==> inputs of v4 <==
==> flow/design.v <==
`timescale 1ns / 1ps
module compff2(ce,clk,x1,img1,x2,img2,y1,img3,y2,img4);
input ce,clk;
input signed [15:0] x1,img1,x2,img2;
output reg signed [15:0] y1,img3,y2,img4;
always @(posedge clk)
begin
y1 <= x1+x2;
img3 <= img1+ img2 ;
y2 <= x1-x2;
img4 <= img1 - img2;
end
endmodule
`timescale 1ns / 1ps
module compff4(ce,clk,xa1,imga1,xa2,imga2,xa3,imga3,xa4,imga4,yb1,imgb1,yb2,imgb2,yb3,imgb3,yb4,imgb4);
input ce,clk;
input signed[15:0] xa1,imga1,xa2,imga2,xa3,imga3,xa4,imga4;
output reg signed [15:0]yb1,imgb1,yb2,imgb2,yb3,imgb3,yb4,imgb4;
wire signed [15:0] yc1,imgc1,yc2,imgc2,yc3,imgc3,yc4,imgc4;
compff2 a0(ce,clk,xa1,imga1,xa3,imga3,yc1,imgc1,yc2,imgc2);
compff2 a1(ce,clk,xa2,imga2,xa4,imga4,yc3,imgc3,yc4,imgc4);
always @(posedge clk)
begin 
yb1 <= yc1 + yc3;
imgb1 <= imgc1 + imgc3;
yb2 <= yc2 + imgc4;
imgb2 <=  imgc2 - yc4 ;
yb3 <= yc1 - yc3;
imgb3 <= imgc1 - imgc3;
yb4 <= yc2 - imgc4;
imgb4 <= imgc2 +  yc4 ;
end
endmodule
`timescale 1ns / 1ps
module compff8(ce,clk,xg1,imgg1,xg2,imgg2,xg3,imgg3,xg4,imgg4,xg5,imgg5,xg6,imgg6,xg7,imgg7,xg8,imgg8,yh1,imgh1,yh2,imgh2,yh3,imgh3,yh4,imgh4,yh5,imgh5,yh6,imgh6,yh7,imgh7,yh8,imgh8);
input ce,clk;
input signed[15:0] xg1,imgg1,xg2,imgg2,xg3,imgg3,xg4,imgg4,xg5,imgg5,xg6,imgg6,xg7,imgg7,xg8,imgg8;
output reg signed[15:0] yh1,imgh1,yh2,imgh2,yh3,imgh3,yh4,imgh4,yh5,imgh5,yh6,imgh6,yh7,imgh7,yh8,imgh8;
wire signed [15:0] ya[7:0],imga[7:0];
compff4 b1(ce,clk,xg1,imgg1,xg3,imgg3,xg5,imgg5,xg7,imgg7,ya[0],imga[0],ya[1],imga[1],ya[2],imga[2],ya[3],imga[3]);
compff4 b2(ce,clk,xg2,imgg2,xg4,imgg4,xg6,imgg6,xg8,imgg8,ya[4],imga[4],ya[5],imga[5],ya[6],imga[6],ya[7],imga[7]);
function signed [15:0] m707;
input signed [15:0] s;
reg signed [31:0] p;
begin
p = s * 32'sd23167 + 32'sd16384;
m707 = p[30:15];
end
endfunction
always @(posedge clk)                
begin
yh1 <= ya[0] + ya[4]  ;
imgh1 <= imga[0] + imga[4] ;
yh2 <= ya[1]+ m707(ya[5] + imga[5]) ;
imgh2 <= imga[1]+ m707(imga[5] - ya[5]) ;
yh3 <= ya[2] + imga[6];
imgh3 <= imga[2] - ya[6];
yh4 <= ya[3] + m707(imga[7] - ya[7]);
imgh4 <= imga[3] - m707(ya[7] + imga[7]);
yh5 <= ya[0] - ya[4];
imgh5 <= imga[0] - imga[4];
yh6 <= ya[1] - m707(ya[5] + imga[5]);
imgh6 <= imga[1] + m707( ya[5] - imga[5]);
yh7 <= ya[2] - imga[6];
imgh7 <= imga[2] + ya[6];
yh8 <= ya[3] + m707(ya[7] - imga[7]);
imgh8 <= imga[3] + m707(ya[7] + imga[7]);
end
endmodule
==> flow/run.sh <==
#!/bin/bash
# the make line also repeats each setting of config.mk as NAME=value (left out here)
make -C /OpenROAD-flow-scripts/flow DESIGN_CONFIG=/design/flow/config.mk WORK_HOME=/design/flow/orfs CLKGATE_MAP_FILE= finish
==> flow/config.mk <==
export PLATFORM = sky130hd
export DESIGN_NAME = compff8
export DESIGN_NICKNAME = compff8
export VERILOG_FILES = /design/flow/design.v
export SDC_FILE = /design/flow/constraint.sdc
export NUM_CORES = 4
export LEC_CHECK = 0
export CAP_MARGIN = 20
export CORE_MARGIN = 2
export CORE_UTILIZATION = 68
export CTS_CLUSTER_SIZE = 24
export MAX_ROUTING_LAYER = met4
export SLEW_MARGIN = 20
==> flow/constraint.sdc <==
create_clock -name core_clock -period 9.0 [get_ports {clk}]
set_input_delay 1.8000 -clock core_clock [delete_from_list [all_inputs] [get_ports {clk}]]
set_output_delay 1.8000 -clock core_clock [all_outputs]
set_load 0.01 [all_outputs]
==> v18: changes against v4 <==
--- a/flow/config.mk
+++ b/flow/config.mk
@@ -7,7 +7,5 @@
 export LEC_CHECK = 0
 export CAP_MARGIN = 20
 export CORE_MARGIN = 2
-export CORE_UTILIZATION = 68
-export CTS_CLUSTER_SIZE = 24
-export MAX_ROUTING_LAYER = met4
+export CORE_UTILIZATION = 40
 export SLEW_MARGIN = 20
==> flow/constraint.sdc (replaced) <==
create_clock -name core_clock -period 12.0 [get_ports {clk}]
set_input_delay 2.4000 -clock core_clock [delete_from_list [all_inputs] [get_ports {clk}]]
set_output_delay 2.4000 -clock core_clock [all_outputs]
set_load 0.01 [all_outputs]
==> v24: changes against v4 <==
--- a/flow/config.mk
+++ b/flow/config.mk
@@ -7,7 +7,5 @@
 export LEC_CHECK = 0
 export CAP_MARGIN = 20
 export CORE_MARGIN = 2
-export CORE_UTILIZATION = 68
-export CTS_CLUSTER_SIZE = 24
-export MAX_ROUTING_LAYER = met4
+export CORE_UTILIZATION = 65
 export SLEW_MARGIN = 20
==> flow/constraint.sdc (replaced) <==
create_clock -name core_clock -period 8.98 [get_ports {clk}]
set_input_delay 1.7960 -clock core_clock [delete_from_list [all_inputs] [get_ports {clk}]]
set_output_delay 1.7960 -clock core_clock [all_outputs]
set_load 0.01 [all_outputs]
==> v32: changes against v4 <==
==> flow/config.mk (replaced) <==
export PLATFORM = sky130hd
export DESIGN_NAME = compff8
export DESIGN_NICKNAME = compff8
export VERILOG_FILES = /design/flow/design.v
export SDC_FILE = /design/flow/constraint.sdc
export NUM_CORES = 4
export LEC_CHECK = 0
export ABC_AREA = 1
export CAP_MARGIN = 20
export CORE_MARGIN = 2
export CORE_UTILIZATION = 72
export CTS_CLUSTER_DIAMETER = 98
export SLEW_MARGIN = 20
==> flow/constraint.sdc (replaced) <==
create_clock -name core_clock -period 8.24 [get_ports {clk}]
set_input_delay 1.6480 -clock core_clock [delete_from_list [all_inputs] [get_ports {clk}]]
set_output_delay 1.6480 -clock core_clock [all_outputs]
set_load 0.01 [all_outputs]
==> results <==
Status: v4 stopped before the end; v18 no timing/DRC/antenna violations; v24 failed layout checks; v32 failed layout checks
Stage where the flow stopped: v4 5_1_grt; v18 -; v24 -; v32 -
Reasons for failing layout checks: v4 -; v18 -; v24 negative setup slack; v32 negative setup slack
Clock tree from TritonCTS: v4 -; v18 done; v24 done; v32 done
Required time reported for the critical path endpoint: v4 -; v18 12.57 ns; v24 9.66 ns; v32 8.93 ns
Startpoint class of the critical path: v4 -; v18 register; v24 register; v32 register
Synthesized netlist net count: v4 11,700; v18 11,700; v24 11,700; v32 14,400
Maximum clock frequency: v4 -; v18 90.8 MHz; v24 81.5 MHz; v32 118 MHz
DRC violation count after routing: v4 -; v18 0; v24 0; v32 0
Mean Syn Cell Area: v4 9.00 sq um; v18 9.00 sq um; v24 9.00 sq um; v32 7.73 sq um
R2r worst-path depth: v4 -; v18 37; v24 47; v32 32
Share of the core filled with cells in the final layout: v4 -; v18 46.1%; v24 82.1%; v32 84.7%
Pre-CTS setup slack: v4 -0.948 ns; v18 0.828 ns; v24 -0.922 ns; v32 -0.292 ns
Combined flip-flop and latch cell area: v4 -; v18 0.0149 sq mm; v24 0.0149 sq mm; v32 0.0150 sq mm
Count of buffers added by post-CTS timing repair for setup: v4 55; v18 0; v24 64; v32 3
# Taps: v4 -; v18 2,688; v24 1,650; v32 1,650
Die X: v4 353 um; v18 459 um; v24 361 um; v32 360 um
Final number of setup-violating endpoints: v4 -; v18 0; v24 72; v32 19
Crit path buffers/inverters: v4 -; v18 5; v24 15; v32 8
Crit. path cell count: v4 -; v18 37; v24 47; v32 32
Xor and xnor area share after synthesis: v4 9.36%; v18 9.36%; v24 9.36%; v32 8.79%
